==> flow/design.v <==
module a23_multiply (
input                       i_clk,
input                       i_rst,           
input                       i_fetch_stall,
input       [31:0]          i_a_in,          
input       [31:0]          i_b_in,          
input       [1:0]           i_function,
input                       i_execute,
output      [31:0]          o_out,
output      [1:0]           o_flags,         
output reg                  o_done           
);
wire        enable;
wire        accumulate;
wire [33:0] multiplier;
wire [33:0] multiplier_bar;
wire [33:0] sum;
wire [33:0] sum34_b;
reg  [5:0]  count;
reg  [5:0]  count_nxt;
reg  [67:0] product;
reg  [67:0] product_nxt;
reg  [1:0]  flags_nxt;
wire [32:0] sum_acc1;            
assign enable         = i_function[0];
assign accumulate     = i_function[1];
assign multiplier     =  { 2'd0, i_a_in} ;
assign multiplier_bar = ~{ 2'd0, i_a_in} + 34'd1 ;
assign sum34_b        =  product[1:0] == 2'b01 ? multiplier     :
                         product[1:0] == 2'b10 ? multiplier_bar :
                                                 34'd0          ;
    assign sum =  product[67:34] + sum34_b;
    assign sum_acc1 = {1'd0, product[32:1]} + {1'd0, i_a_in};
always @*
    begin
    count_nxt           = count;
    product_nxt         = product;
    flags_nxt   = { product[32], product[32:1] == 32'd0 }; 
    if ( count == 6'd0 )
        product_nxt = {33'd0, 1'd0, i_b_in, 1'd0 } ;
    else if ( count <= 6'd33 )
        product_nxt = { sum[33], sum, product[33:1]} ;
    else if ( count == 6'd34 && accumulate )
        begin
        product_nxt         = { product[64:33], sum_acc1[31:0], 1'd0};  
        end
    if (count == 6'd0)   
        count_nxt   = enable ? 6'd1 : 6'd0;
    else if ((count == 6'd34 && !accumulate) ||   
             (count == 6'd35 &&  accumulate)  )   
        count_nxt   = 6'd0;
    else
        count_nxt   = count + 1'd1;
    end
always @ ( posedge i_clk )
    if ( i_rst )
        begin
        count           <= 6'd0;
        o_done          <= 1'd0;
        end
    else if ( !i_fetch_stall )
        begin
        count           <= i_execute ? count_nxt          : count;           
        product         <= i_execute ? product_nxt        : product;        
        o_done          <= i_execute ? count == 6'd31     : o_done;          
        end
assign o_out   = product[32:1]; 
assign o_flags = flags_nxt;
endmodule
module amber_mul (
input                       i_clk,
input                       i_rst,           
input                       i_start,
input                       i_accumulate,    
input       [31:0]          i_a,             
input       [31:0]          i_b,             
input       [31:0]          i_c,             
output                      o_ready,
output                      o_done,
output      [31:0]          o_result,
output      [1:0]           o_flags          
);
reg         busy;
reg         acc_q;
reg  [31:0] a_q;
reg  [31:0] c_q;
reg         done_d1;
reg         done_d2;
reg         done_d3;
wire        mult_done;
wire        take;
wire [31:0] mult_a;
wire [1:0]  mult_function;
assign take          = i_start && !busy;
assign o_ready       = !busy;
assign mult_a        = done_d2 ? c_q : a_q;
assign mult_function = busy ? { acc_q, 1'd0 } : { i_accumulate, take };
always @ ( posedge i_clk )
    if ( take )
        begin
        acc_q <= i_accumulate;
        a_q   <= i_a;
        c_q   <= i_c;
        end
always @ ( posedge i_clk )
    if ( i_rst )
        begin
        busy    <= 1'd0;
        done_d1 <= 1'd0;
        done_d2 <= 1'd0;
        done_d3 <= 1'd0;
        end
    else
        begin
        busy    <= take ? 1'd1 : ( o_done ? 1'd0 : busy );
        done_d1 <= mult_done;
        done_d2 <= done_d1;
        done_d3 <= done_d2 && acc_q;
        end
assign o_done = busy && ( acc_q ? done_d3 : done_d2 );
a23_multiply u_multiply (
    .i_clk          ( i_clk          ),
    .i_rst          ( i_rst          ),
    .i_fetch_stall  ( 1'd0           ),
    .i_a_in         ( mult_a         ),
    .i_b_in         ( i_b            ),
    .i_function     ( mult_function  ),
    .i_execute      ( 1'd1           ),
    .o_out          ( o_result       ),
    .o_flags        ( o_flags        ),
    .o_done         ( mult_done      )
);
endmodule
make LEC_CHECK=0 CAP_MARGIN=20 CELL_PAD_IN_SITES_GLOBAL_PLACEMENT=3 CORE_ASPECT_RATIO=1.31 CORE_MARGIN=7 CORE_UTILIZATION=40 CTS_CLUSTER_DIAMETER=318 CTS_CLUSTER_SIZE=49 PLACE_DENSITY=0.36 SLEW_MARGIN=20 TNS_END_PERCENT=40 finish   # period 5.0 ns
run.sh (not shown) runs the stock make flow with config.mk's settings and CLKGATE_MAP_FILE=.
The first run completed with no timing, DRC or antenna violations.
Then changed:
- CELL_PAD_IN_SITES_GLOBAL_PLACEMENT: 3 -> unset
- CORE_ASPECT_RATIO: 1.31 -> unset
- CORE_MARGIN: 7 -> 2
- CTS_CLUSTER_DIAMETER: 318 -> unset
- CTS_CLUSTER_SIZE: 49 -> unset
- PLACE_DENSITY: 0.36 -> 0.6
- TNS_END_PERCENT: 40 -> unset
Outcome:
- wire length drops by 8.8%
- fmax goes down by 0.59%
- sequential cell count stays the same
Then changed:
- CORE_UTILIZATION: 40 -> 72
- CTS_CLUSTER_DIAMETER: unset -> 43
- CTS_CLUSTER_SIZE: unset -> 27
- HOLD_SLACK_MARGIN: unset -> -0.09
- SETUP_SLACK_MARGIN: unset -> 1.02
Result: With this change the flow failed in 5_1_grt. Die area went down by 44%. Area after synthesis stays the same. Synthesized cell count stays the same.
Then changed:
- CORE_ASPECT_RATIO: unset -> 0.5
- CORE_MARGIN: 2 -> 7
- CORE_UTILIZATION: 72 -> 56
- CTS_CLUSTER_DIAMETER: 43 -> 318
- CTS_CLUSTER_SIZE: 27 -> 49
- HOLD_SLACK_MARGIN: -0.09 -> unset
- PLACE_DENSITY: 0.6 -> 0.35
- SETUP_SLACK_MARGIN: 1.02 -> unset
Outcome: The changed run passed the timing, design-rule and antenna checks. Area after synthesis does not change. Synthesized cell count is unchanged. Die size goes up by 48%.
